==> flow/design.v (excerpt) <==
module LMFE ( clk, reset, Din, in_en, busy, out_valid, Dout, mem_cen, mem_wen, mem_addr, mem_d, mem_q);
input   clk;
input   reset;
input   in_en;
output  busy;
output  out_valid;
input   [7:0]  Din;
output  [7:0]  Dout;
output  mem_cen;
output  mem_wen;
output  [9:0]  mem_addr;
output  [7:0]  mem_d;
input   [7:0]  mem_q;
wire [7:0] med_d_w;
wire med_en_w;
wire med_del_w;
wire newline_w;
control MainCT( .clk(clk), .rst(reset), .data_in(Din), .in_en(in_en), .busy(busy), .med_data(med_d_w), .med_en(med_en_w), .med_del(med_del_w), .cen(mem_cen), .wen(mem_wen), .addr(mem_addr), .memd(mem_d), .memq(mem_q), .out_valid(out_valid), .newline(newline_w));
insert_sort med(.clk(clk), .rst(reset) , .data_valid(med_en_w) , .data_in(med_d_w), .data_out(Dout), .del_valid(med_del_w), .newline(newline_w)); 
endmodule
Size: about 480 flip-flops, roughly 0.038 mm2 of cells after synthesis.
clock: 3.2 ns
lec_check: 0
abc_area: 1
cap_margin: 20
cell_pad_in_sites_detail_placement: 1
cell_pad_in_sites_global_placement: 3
core_aspect_ratio: 1.21
core_margin: 2
core_utilization: 55
cts_cluster_diameter: 353
min_routing_layer: met2
place_density_lb_addon: 0.29
setup_slack_margin: 0.45
slew_margin: 15
run.sh (not shown) runs the stock make flow with config.mk's settings and CLKGATE_MAP_FILE=.
The starting point aborted during global placement without I/O.
Edit:
==> flow/config.mk (replaced) <==
export PLATFORM = sky130hd
export DESIGN_NAME = LMFE
export DESIGN_NICKNAME = LMFE
export VERILOG_FILES = /design/flow/design.v
export SDC_FILE = /design/flow/constraint.sdc
export NUM_CORES = 4
export LEC_CHECK = 0
export ABC_AREA = 1
export CAP_MARGIN = 20
export CORE_MARGIN = 2
export CORE_UTILIZATION = 70
export CTS_CLUSTER_DIAMETER = 371
export SLEW_MARGIN = 20
==> flow/constraint.sdc (replaced) <==
create_clock -name core_clock -period 2.82 [get_ports {clk}]
set_input_delay 0.5640 -clock core_clock [delete_from_list [all_inputs] [get_ports {clk}]]
set_output_delay 0.5640 -clock core_clock [all_outputs]
set_load 0.01 [all_outputs]
After rerunning: This time the run finished but failed the layout checks on setup timing. Die area goes down by 21%. Area after synthesis stays the same. Synthesized cell count stays the same.
Edit:
--- a/flow/config.mk
+++ b/flow/config.mk
@@ -7,7 +7,10 @@
 export LEC_CHECK = 0
 export ABC_AREA = 1
-export CAP_MARGIN = 20
+export CAP_MARGIN = 40
 export CORE_MARGIN = 2
-export CORE_UTILIZATION = 70
+export CORE_UTILIZATION = 72
 export CTS_CLUSTER_DIAMETER = 371
+export CTS_CLUSTER_SIZE = 15
+export HOLD_SLACK_MARGIN = 0.28
+export PLACE_DENSITY = 0.73
 export SLEW_MARGIN = 20
After rerunning: The new run reached the layout checks and failed them: setup timing. Register-to-register slack degrades by 0.14 ns. Routed wire length fell slightly. Global-route usage climbs by 0.79 points.
Edit:
==> flow/config.mk (replaced) <==
export PLATFORM = sky130hd
export DESIGN_NAME = LMFE
export DESIGN_NICKNAME = LMFE
export VERILOG_FILES = /design/flow/design.v
export SDC_FILE = /design/flow/constraint.sdc
export NUM_CORES = 4
export LEC_CHECK = 0
export CAP_MARGIN = 20
export CORE_MARGIN = 2
export CORE_UTILIZATION = 36
export SLEW_MARGIN = 20
==> flow/constraint.sdc (replaced) <==
create_clock -name core_clock -period 8.77 [get_ports {clk}]
set_input_delay 1.7540 -clock core_clock [delete_from_list [all_inputs] [get_ports {clk}]]
set_output_delay 1.7540 -clock core_clock [all_outputs]
set_load 0.01 [all_outputs]
Effect: Now the flow completed without violations; core utilization shrinks by 45 points; wire length decreases by 13%; clock skew went up by 0.012 ns; critical path depth went down by 11; clock-buffer cell count goes up by 22; worst hold slack loses 0.024 ns; design area falls by 4.0%; synthesized area rises by 0.95%.


== run A ==
Starting RTL as in the previous note.
make LEC_CHECK=0 ABC_AREA=1 CAP_MARGIN=25 CELL_PAD_IN_SITES_DETAIL_PLACEMENT=1 CELL_PAD_IN_SITES_GLOBAL_PLACEMENT=0 CORE_MARGIN=9 CORE_UTILIZATION=42 GPL_ROUTABILITY_DRIVEN=0 HOLD_SLACK_MARGIN=0.23 MAX_ROUTING_LAYER=met4 MIN_ROUTING_LAYER=met1 PLACE_DENSITY_LB_ADDON=0.12 SETUP_SLACK_MARGIN=0.63 SLEW_MARGIN=20 finish   # period 2.64 ns
In the summary table, run A is marked failed, with error ODB-0269 raised in 5_1_grt.
Input-level comparison between run B and run A:
# run A
export LEC_CHECK = 0
export ABC_AREA = 1
export CAP_MARGIN = 25
export CELL_PAD_IN_SITES_DETAIL_PLACEMENT = 1
export CELL_PAD_IN_SITES_GLOBAL_PLACEMENT = 0
export CORE_MARGIN = 9
export CORE_UTILIZATION = 42
export GPL_ROUTABILITY_DRIVEN = 0
export HOLD_SLACK_MARGIN = 0.23
export MAX_ROUTING_LAYER = met4
export MIN_ROUTING_LAYER = met1
export PLACE_DENSITY_LB_ADDON = 0.12
export SETUP_SLACK_MARGIN = 0.63
export SLEW_MARGIN = 20
create_clock -name core_clock -period 2.64 [get_ports {clk}]
# run B
export LEC_CHECK = 0
export CAP_MARGIN = 20
export CORE_MARGIN = 2
export CORE_UTILIZATION = 70
export SLEW_MARGIN = 20
create_clock -name core_clock -period 3.5 [get_ports {clk}]
### Flow results
Against run A, run B reports a synthesized cell count that is lower.
Having completed the whole flow, run B delivered a layout that passed the timing, design-rule and antenna checks.
Run A has a lower post-synthesis instance area than run B.
Xor and xnor area share after synthesis for run B: 0.27 points up relative to run A
Input-level comparison between run C and run B:
# run B
export LEC_CHECK = 0
export CAP_MARGIN = 20
export CORE_MARGIN = 2
export CORE_UTILIZATION = 70
export SLEW_MARGIN = 20
create_clock -name core_clock -period 3.5 [get_ports {clk}]
# run C
export LEC_CHECK = 0
export CAP_MARGIN = 15
export CORE_MARGIN = 2
export CORE_UTILIZATION = 70
export CTS_CLUSTER_DIAMETER = 93
export SLEW_MARGIN = 20
create_clock -name core_clock -period 2.91 [get_ports {clk}]
==> results <==
Run C and run B: one clean run, run B; the rest did not finish clean. Run C: all stages done; final checks FAILED (negative setup slack). Compared with run B, run C shows a initial antenna violation count that is 1 higher. Run B → run C: worst reg-to-reg path cell count higher; final-layout fill cell count lower. Per the comparison of run C with run B, half-perimeter wire length of the detailed placement result saw an increase; count of buffering cells on the critical path with inverters included moved up.
Edits applied to the flow inputs when going from run C to run D:
# run C
export LEC_CHECK = 0
export CAP_MARGIN = 15
export CORE_MARGIN = 2
export CORE_UTILIZATION = 70
export CTS_CLUSTER_DIAMETER = 93
export SLEW_MARGIN = 20
create_clock -name core_clock -period 2.91 [get_ports {clk}]
# run D
export LEC_CHECK = 0
export CAP_MARGIN = 20
export CORE_MARGIN = 2
export CORE_UTILIZATION = 40
export SLEW_MARGIN = 20
create_clock -name core_clock -period 6.0 [get_ports {clk}]
Results
Status run C: flow complete, layout not clean - negative setup slack
Run D: all stages complete, timing, DRC and antenna checks passed
Per the comparison of run D with run C, maximum fanout along the worst path climbed 46; global placement routability congestion lower.
Run D ends up with a horizontal die size that is about 30% higher than in run C.
Tally of non-filler cells in the final layout went up by a few percent going from run C to run D.
Between run C and run D, post-CTS repair timing setup buffer count is higher for run C, run D comes in under that.
[inputs] run E vs run D
# run D
export LEC_CHECK = 0
export CAP_MARGIN = 20
export CORE_MARGIN = 2
export CORE_UTILIZATION = 40
export SLEW_MARGIN = 20
create_clock -name core_clock -period 6.0 [get_ports {clk}]
# run E
export LEC_CHECK = 0
export CAP_MARGIN = 20
export CELL_PAD_IN_SITES_GLOBAL_PLACEMENT = 3
export CORE_MARGIN = 2
export CORE_UTILIZATION = 40
export GPL_ROUTABILITY_DRIVEN = 0
export HOLD_SLACK_MARGIN = 0.23
export MAX_ROUTING_LAYER = met4
export MIN_ROUTING_LAYER = met2
export PLACE_DENSITY_LB_ADDON = 0.15
export SLEW_MARGIN = 20
create_clock -name core_clock -period 6.0 [get_ports {clk}]
Notes after the runs:
Run D and run E ended up with roughly the same instance count after placement with tap cells included.
Sort run D and run E by post-detailed-placement half-perimeter wirelength asc -> top: run D
Run E vs run D, number of standard cells in the final layout excluding fillers went up by 17.
Between run D and run E, the wire length the detailed router placed on met1 is higher for run D.
Layout multi-input combinational cell count: run E vs run D identical
Compared run E against run D; design area within noise.
Comparing relative area change from synthesis to final layout for run D and run E, the bigger number came from run E.
CTS buffer count grows by more than 10% when moving from run D to run E.
There was hardly any difference in final core utilization between run E and run D.
The average routed wire per standard cell in run E was higher than what run D gave.
Compared with run D, count of clock-buffer cells in the layout in run E increased by more than 10%.


job 1147:
Starting RTL as in the previous note.
clock: 2.85 ns
lec_check: 0
cap_margin: 0
cell_pad_in_sites_detail_placement: 1
cell_pad_in_sites_global_placement: 2
core_aspect_ratio: 1.06
core_margin: 2
core_utilization: 20
cts_cluster_diameter: 77
cts_cluster_size: 81
gpl_timing_driven: 0
min_routing_layer: met2
place_density_lb_addon: 0.28
slew_margin: 40
Job 1147 finished all stages; layout check result: FAIL, due to negative setup slack.
--- input diff job 1147..job 1404 ---
# job 1147
export LEC_CHECK = 0
export CAP_MARGIN = 0
export CELL_PAD_IN_SITES_DETAIL_PLACEMENT = 1
export CELL_PAD_IN_SITES_GLOBAL_PLACEMENT = 2
export CORE_ASPECT_RATIO = 1.06
export CORE_MARGIN = 2
export CORE_UTILIZATION = 20
export CTS_CLUSTER_DIAMETER = 77
export CTS_CLUSTER_SIZE = 81
export GPL_TIMING_DRIVEN = 0
export MIN_ROUTING_LAYER = met2
export PLACE_DENSITY_LB_ADDON = 0.28
export SLEW_MARGIN = 40
create_clock -name core_clock -period 2.85 [get_ports {clk}]
# job 1404
export LEC_CHECK = 0
export CAP_MARGIN = 20
export CORE_MARGIN = 2
export CORE_UTILIZATION = 68
export CTS_CLUSTER_SIZE = 45
export SLEW_MARGIN = 20
create_clock -name core_clock -period 4.88 [get_ports {clk}]
## What came out
After synthesis and placement, the instance count of job 1404 is below that of job 1147.
Note that the cell area recorded for job 1404 amounts to 0.79 times the value seen in job 1147.
Job 1404 finished every step from synthesis to the final layout, and the layout passed the timing, design-rule and antenna checks.
The inputs of job 1126 differ from those of job 1404 as listed below.
# job 1404
export LEC_CHECK = 0
export CAP_MARGIN = 20
export CORE_MARGIN = 2
export CORE_UTILIZATION = 68
export CTS_CLUSTER_SIZE = 45
export SLEW_MARGIN = 20
create_clock -name core_clock -period 4.88 [get_ports {clk}]
# job 1126
export LEC_CHECK = 0
export CAP_MARGIN = 20
export CORE_MARGIN = 2
export CORE_UTILIZATION = 65
export SLEW_MARGIN = 20
create_clock -name core_clock -period 3.25 [get_ports {clk}]
- Compared to job 1404, job 1126 has sequential share of layout area 0.98 points lower.
- Re final worst slack: job 1126 is 1010 ps down on job 1404.
- Looking at start point of the critical path, the MainCT.getw_counter[0] result is from job 1404; the MainCT.countwin_col_r[2] one comes from job 1126.
- Against job 1404, job 1126 reports a cell count after placement that is higher.
[inputs] job 1633 vs job 1126
# job 1126
export LEC_CHECK = 0
export CAP_MARGIN = 20
export CORE_MARGIN = 2
export CORE_UTILIZATION = 65
export SLEW_MARGIN = 20
create_clock -name core_clock -period 3.25 [get_ports {clk}]
# job 1633
export LEC_CHECK = 0
export CAP_MARGIN = 20
export CORE_MARGIN = 2
export CORE_UTILIZATION = 68
export CTS_CLUSTER_DIAMETER = 371
export SLEW_MARGIN = 20
create_clock -name core_clock -period 3.5 [get_ports {clk}]
[summary]
- In job 1633 the area enclosed by the die boundary turned out 4.3% lower than in job 1126.
- Job 1633 reports its kind of path behind the tightest hold check as flop to flop while job 1126 reports input port to async pin.
- Job 1633 against job 1126: sum of routed wire length over all layers closely matched the old numbers, peak clock frequency supported by timing has decreased.


Starting RTL as in the previous note.
make LEC_CHECK=0 CAP_MARGIN=20 CELL_PAD_IN_SITES_DETAIL_PLACEMENT=1 CORE_MARGIN=5 CORE_UTILIZATION=72 CTS_CLUSTER_DIAMETER=30 CTS_CLUSTER_SIZE=57 GPL_ROUTABILITY_DRIVEN=0 PLACE_DENSITY=0.93 SETUP_SLACK_MARGIN=0.7 SLEW_MARGIN=15 TNS_END_PERCENT=50 finish   # period 4.39 ns
The starting point failed in detailed placement with DPL-0033.
==> next run, changes <==
==> flow/config.mk (replaced) <==
export PLATFORM = sky130hd
export DESIGN_NAME = LMFE
export DESIGN_NICKNAME = LMFE
export VERILOG_FILES = /design/flow/design.v
export SDC_FILE = /design/flow/constraint.sdc
export NUM_CORES = 4
export LEC_CHECK = 0
export CAP_MARGIN = 20
export CORE_MARGIN = 2
export CORE_UTILIZATION = 16
export SLEW_MARGIN = 20
==> flow/constraint.sdc (replaced) <==
create_clock -name core_clock -period 4.21 [get_ports {clk}]
set_input_delay 0.8420 -clock core_clock [delete_from_list [all_inputs] [get_ports {clk}]]
set_output_delay 0.8420 -clock core_clock [all_outputs]
set_load 0.01 [all_outputs]
Effect:
- The changed run ran to the end with no violations
- area after synthesis is unchanged
- die size rose to 4.2 times its value
- synthesized cell count stays the same


## v22
Starting RTL as in the previous note.
==> flow/design.v (excerpt) <==
module LMFE ( clk, reset, Din, in_en, busy, out_valid, Dout, mem_cen, mem_wen, mem_addr, mem_d, mem_q);
input   clk;
input   reset;
input   in_en;
output  busy;
output  out_valid;
input   [7:0]  Din;
output  [7:0]  Dout;
output  mem_cen;
output  mem_wen;
output  [9:0]  mem_addr;
output  [7:0]  mem_d;
input   [7:0]  mem_q;
wire [7:0] med_d_w;
wire med_en_w;
wire med_del_w;
wire newline_w;
control MainCT( .clk(clk), .rst(reset), .data_in(Din), .in_en(in_en), .busy(busy), .med_data(med_d_w), .med_en(med_en_w), .med_del(med_del_w), .cen(mem_cen), .wen(mem_wen), .addr(mem_addr), .memd(mem_d), .memq(mem_q), .out_valid(out_valid), .newline(newline_w));
insert_sort med(.clk(clk), .rst(reset) , .data_valid(med_en_w) , .data_in(med_d_w), .data_out(Dout), .del_valid(med_del_w), .newline(newline_w)); 
endmodule
clock: 5.38 ns
lec_check: 0
abc_area: 1
cap_margin: 20
core_aspect_ratio: 0.92
core_margin: 2
core_utilization: 72
cts_cluster_diameter: 311
cts_cluster_size: 10
setup_slack_margin: 1.59
slew_margin: 20
tns_end_percent: 10
> inputs changed (v22 -> v29)
Settings: swapping 311 for 400 in CTS_CLUSTER_DIAMETER; clearing TNS_END_PERCENT, which used to be 10; swapping 10 for 96 in CTS_CLUSTER_SIZE; swapping 1.59 for 0.66 in SETUP_SLACK_MARGIN; clearing CORE_ASPECT_RATIO, which used to be 0.92; swapping 5.38 for 2.86 in the clock period (ns, I/O delays scaled along).
==> results <==
v29 failed in global routing with ODB-0269. v22 → v29: post-CTS setup repair buffer count went up; H-tree level count has decreased. Post-synth tally of flip-flops with integrated enable of v22 is on par with v29. Compared with v22, v29 degrades worst-case setup slack after placement. Count of cells resized by post-cts repair: v29 higher than v22. v29 ends up with a number of placed instances with taps included that is about 4% higher than in v22. Die area delta (v29 -> v22): insignificant. Area inside the core boundary (v29 vs. v22) decreases slightly. Diff v29..v22 | unique cell type count in the Yosys netlist | unchanged.
Changes in v13 relative to v29:
Settings: putting CORE_ASPECT_RATIO at 0.92 where nothing was set; swapping 0.66 for 1.59 in SETUP_SLACK_MARGIN; clearing CTS_CLUSTER_DIAMETER, which used to be 400; putting TNS_END_PERCENT at 10 where nothing was set; clearing CTS_CLUSTER_SIZE, which used to be 96; swapping 2.86 for 5.38 in the clock period (ns, I/O delays scaled along).
[summary]
- v13: done, clean on timing, DRC and antenna
- Re initial core utilization: v13 is 0.34 points down on v29.
- Compared with v29, v13 shows a higher die width.
- v29 and v13 ended up with roughly the same floorplan die area.
- v13 ends up with lower number of cells after detailed placement than v29 does.
- Diff v29 -> v13 | placed standard-cell area | down by a few percent
- Re summed instance area of the synthesized netlist: no difference whatsoever between v29 and v13.
- v13 ends up with a H-tree level count that is 1 higher than in v29.
- Final HPWL from detailed placement went down by a few percent going from v29 to v13.
- Going from v29 to v13, number of setup buffers added after CTS saw a decrease, standard-cell row count saw a decrease.
Here is what was changed in the inputs of v45 compared with v13.
Settings: CORE_UTILIZATION: 72 -> 40; CORE_ASPECT_RATIO: 0.92 -> unset; ABC_AREA: 1 -> unset; SETUP_SLACK_MARGIN: 1.59 -> unset; TNS_END_PERCENT: 10 -> unset; the clock period (ns, I/O delays scaled along): 5.38 -> 4.21.
==> results <==
The timing startpoint of the critical path comes out med.in_r[7] in one run and MainCT.countwin_col_r[0] in the other, namely in v13 and v45 respectively. The via count reported for v45 is lower than the one for v13. v45 gives less iteration-0 DRC count of the detailed router than v13 did. Delta (v45 minus v13): clock period minus worst slack shows a reduction of 0.013 ns; synthesized netlist net count shows a reduction of 764; minimum hold slack shows an increase of 0.0086 ns; compound-cell area share of the yosys netlist shows a reduction of 6.1 points. From v13 to v45 the numbers moved as follows: met3 layer wire length in the routed design dropped about 60%; final area climbed about 5%. [compare] base=v13 new=v45: insertion delay to the later sink of the worst-skew pair rose 0.03 ns; final critical-path setup slack fell 1.16 ns.
